==> 12-27 <==
Design systolic_array, start of the top module:
module systolic_array #(
  parameter integer ARRAY_N               = 4,
  parameter integer ARRAY_M               = 2,
  parameter integer PMAX                  = 8,
  parameter integer PMIN                  = 2,
  parameter integer ACT_WIDTH             = ARRAY_N * PMAX * (PMAX/PMIN),
  parameter integer WGT_WIDTH             = ARRAY_M * ARRAY_N * PMAX * (PMAX/PMIN),
  parameter integer ACCUMULATOR_WIDTH     = 4 * PMAX,
  parameter integer OUT_WIDTH             = ARRAY_M * ACCUMULATOR_WIDTH,
  parameter integer MODE_WIDTH            = $clog2(PMAX/PMIN) * 2
) (
  input  wire                               clk,
  input  wire                               reset,
  input  wire                               out_valid,
  input  wire                               acc_clear,
  input  wire        [ ACT_WIDTH  -1 : 0 ]  activation_in,
  input  wire        [ WGT_WIDTH  -1 : 0 ]  weight_in,
  input  wire        [ MODE_WIDTH -1 : 0 ]  mode,
  output wire        [ OUT_WIDTH  -1 : 0 ]  activation_out,
  output wire                               activation_valid
);
clock: 11.0 ns
lec_check: 0
cap_margin: 15
core_margin: 2
core_utilization: 23
gpl_routability_driven: 0
gpl_timing_driven: 0
hold_slack_margin: 0.26
place_density_lb_addon: 0.09
setup_slack_margin: 2.83
slew_margin: 15
tns_end_percent: 70
run.sh (not shown) runs the stock make flow with config.mk's settings and CLKGATE_MAP_FILE=.
==> 10-14: changes against 12-27 <==
==> flow/config.mk (replaced) <==
export PLATFORM = sky130hd
export DESIGN_NAME = systolic_array
export DESIGN_NICKNAME = systolic_array
export VERILOG_FILES = /design/flow/design.v
export SDC_FILE = /design/flow/constraint.sdc
export NUM_CORES = 4
export LEC_CHECK = 0
export CAP_MARGIN = 20
export CORE_MARGIN = 2
export CORE_UTILIZATION = 72
export SETUP_SLACK_MARGIN = 2.49
export SLEW_MARGIN = 20
==> flow/constraint.sdc (replaced) <==
create_clock -name core_clock -period 8.61 [get_ports {clk}]
set_input_delay 1.7220 -clock core_clock [delete_from_list [all_inputs] [get_ports {clk}]]
set_output_delay 1.7220 -clock core_clock [all_outputs]
set_load 0.01 [all_outputs]
==> results <==
12-27 ran to the end with no violations. 10-14 stopped in clock tree synthesis with DPL-0038. The die area of 12-27 is 3.1 times that of 10-14. In synthesized cell count, 12-27 and 10-14 do not differ. Area after synthesis is the same in 12-27 and 10-14.
==> figures <==
Area enclosed by the die boundary: 10-14 117000 um^2; 12-27 362000 um^2
Die x size: 10-14 342 um; 12-27 602 um
Netlist area before placement: 10-14 82200 um^2; 12-27 82200 um^2
Instance count of the mapped netlist: 10-14 9743; 12-27 9743
Status: 10-14 aborted with a tool error; 12-27 finished clean
Last stage reached: 10-14 clock tree synthesis; 12-27 -
Placed cell areas: 10-14 105000 um^2; 12-27 95800 um^2
Share of synthesized cell area in and-or and or-and compound cells: 10-14 0.109; 12-27 0.109
Number of distinct standard cells referenced by the synthesized netlist: 10-14 68; 12-27 68
Pre-CTS WS: 10-14 -2740 ps; 12-27 -4290 ps
Fp util: 10-14 0.728; 12-27 0.231
Core outline area: 10-14 113000 um^2; 12-27 356000 um^2
Synth Area per Inst: 10-14 8.44 um^2; 12-27 8.44 um^2
FP Rows: 10-14 123; 12-27 219
Most instantiated library cell after synthesis: 10-14 sky130_fd_sc_hd__inv_1; 12-27 sky130_fd_sc_hd__inv_1
Dpl cells: 10-14 13.6k; 12-27 15.1k
Number of standard cells reported by yosys: 10-14 9743; 12-27 9743
Share of synthesized cell area in full adder, half adder and majority cells: 10-14 0.440; 12-27 0.440
Number of port buffers: 10-14 456; 12-27 456
Proportion of synthesized flip-flops having asynchronous set or reset: 10-14 1.00; 12-27 1.00
Post-synth EDFFs: 10-14 0; 12-27 0
Height of the die: 10-14 342 um; 12-27 602 um
And+or+nand+nor area frac: 10-14 0.144; 12-27 0.144
Sum of net half-perimeters after detailed placement: 10-14 288000 um; 12-27 382000 um

========
==> inputs of maple <==
systolic_array again, from the RTL that the note above started with.
// systolic_array
module systolic_array #(
  parameter integer ARRAY_N               = 4,
  parameter integer ARRAY_M               = 2,
  parameter integer PMAX                  = 8,
  parameter integer PMIN                  = 2,
  parameter integer ACT_WIDTH             = ARRAY_N * PMAX * (PMAX/PMIN),
  parameter integer WGT_WIDTH             = ARRAY_M * ARRAY_N * PMAX * (PMAX/PMIN),
  parameter integer ACCUMULATOR_WIDTH     = 4 * PMAX,
  parameter integer OUT_WIDTH             = ARRAY_M * ACCUMULATOR_WIDTH,
  parameter integer MODE_WIDTH            = $clog2(PMAX/PMIN) * 2
) (
  input  wire                               clk,
  input  wire                               reset,
  input  wire                               out_valid,
  input  wire                               acc_clear,
  input  wire        [ ACT_WIDTH  -1 : 0 ]  activation_in,
  input  wire        [ WGT_WIDTH  -1 : 0 ]  weight_in,
  input  wire        [ MODE_WIDTH -1 : 0 ]  mode,
  output wire        [ OUT_WIDTH  -1 : 0 ]  activation_out,
  output wire                               activation_valid
);
  localparam integer MULT_IN_WIDTH = PMAX * PMAX / PMIN;
  localparam integer MULT_OUT_WIDTH = 2 * PMAX;
  localparam integer ADDER_OUT_WIDTH = 2 * PMAX + $clog2(ARRAY_N);
  localparam integer SYSTOLIC_OUT_WIDTH = ADDER_OUT_WIDTH * ARRAY_M;
  wire        [ OUT_WIDTH          -1 : 0 ]  accumulator_out;
  wire        [ SYSTOLIC_OUT_WIDTH -1 : 0 ]  systolic_out;
  wire        [ ARRAY_M            -1 : 0 ]  systolic_out_valid;
  wire        [ ARRAY_M            -1 : 0 ]  _systolic_out_valid;
  wire        [ ARRAY_M            -1 : 0 ]  systolic_acc_clear;
  wire        [ ARRAY_M            -1 : 0 ]  _systolic_acc_clear;
  genvar n, m;
  generate
  for (m=0; m<ARRAY_M; m=m+1)
  begin: LOOP_INPUT_FORWARD
    for (n=0; n<ARRAY_N; n=n+1)
    begin: LOOP_OUTPUT_FORWARD
      wire        [ MULT_IN_WIDTH   -1 : 0 ] a;          
      wire        [ MULT_IN_WIDTH   -1 : 0 ] b;          
      wire signed [ MULT_OUT_WIDTH  -1 : 0 ] mult_out;   
      wire signed [ ADDER_OUT_WIDTH -1 : 0 ] mac_out;    
      wire        [ ADDER_OUT_WIDTH -1 : 0 ] adder_out;  
      if (m == 0)
      begin
        assign a = activation_in[n*MULT_IN_WIDTH+:MULT_IN_WIDTH];
      end
      else
      begin
        wire  [ MULT_IN_WIDTH -1 : 0 ] fwd_a;
  ...
Settings: LEC_CHECK=0, CAP_MARGIN=20, CORE_ASPECT_RATIO=1.18, CORE_MARGIN=2, CORE_UTILIZATION=40, CTS_CLUSTER_SIZE=79, GPL_ROUTABILITY_DRIVEN=0, MAX_ROUTING_LAYER=met4, PLACE_DENSITY_LB_ADDON=0.1, SETUP_SLACK_MARGIN=2.53, SLEW_MARGIN=25, TNS_END_PERCENT=35; clock period 19.1 ns.
==> lagoon (differences from maple) <==
- CORE_ASPECT_RATIO: 1.18 -> not set
- CTS_CLUSTER_SIZE: 79 -> not set
- GPL_ROUTABILITY_DRIVEN: 0 -> not set
- MAX_ROUTING_LAYER: met4 -> not set
- PLACE_DENSITY_LB_ADDON: 0.1 -> not set
- SETUP_SLACK_MARGIN: 2.53 -> not set
- SLEW_MARGIN: 25 -> 20
- TNS_END_PERCENT: 35 -> not set
==> flow/constraint.sdc (replaced) <==
create_clock -name core_clock -period 10.9 [get_ports {clk}]
set_input_delay 2.1800 -clock core_clock [delete_from_list [all_inputs] [get_ports {clk}]]
set_output_delay 2.1800 -clock core_clock [all_outputs]
set_load 0.01 [all_outputs]
==> pepper (differences from maple) <==
- CORE_ASPECT_RATIO: 1.18 -> not set
- CORE_UTILIZATION: 40 -> 58
- CTS_CLUSTER_SIZE: 79 -> not set
- GPL_ROUTABILITY_DRIVEN: 0 -> not set
- MAX_ROUTING_LAYER: met4 -> not set
- PLACE_DENSITY_LB_ADDON: 0.1 -> not set
- SETUP_SLACK_MARGIN: 2.53 -> 2.0
- SLEW_MARGIN: 25 -> 20
- TNS_END_PERCENT: 35 -> not set
==> flow/constraint.sdc (replaced) <==
create_clock -name core_clock -period 7.98 [get_ports {clk}]
set_input_delay 1.5960 -clock core_clock [delete_from_list [all_inputs] [get_ports {clk}]]
set_output_delay 1.5960 -clock core_clock [all_outputs]
set_load 0.01 [all_outputs]
==> summary of the runs <==
Routed wire length, lowest first: maple, lagoon, pepper. Between pepper and maple, the lower via count is in maple (gap about 24%, measured against maple). Core utilization: maple < lagoon < pepper. Sequential share of layout area, highest first: maple, lagoon, pepper. pepper finished but failed the layout checks on setup timing. lagoon ran to the end with no violations. maple completed without violations. Die area: pepper < lagoon < maple.
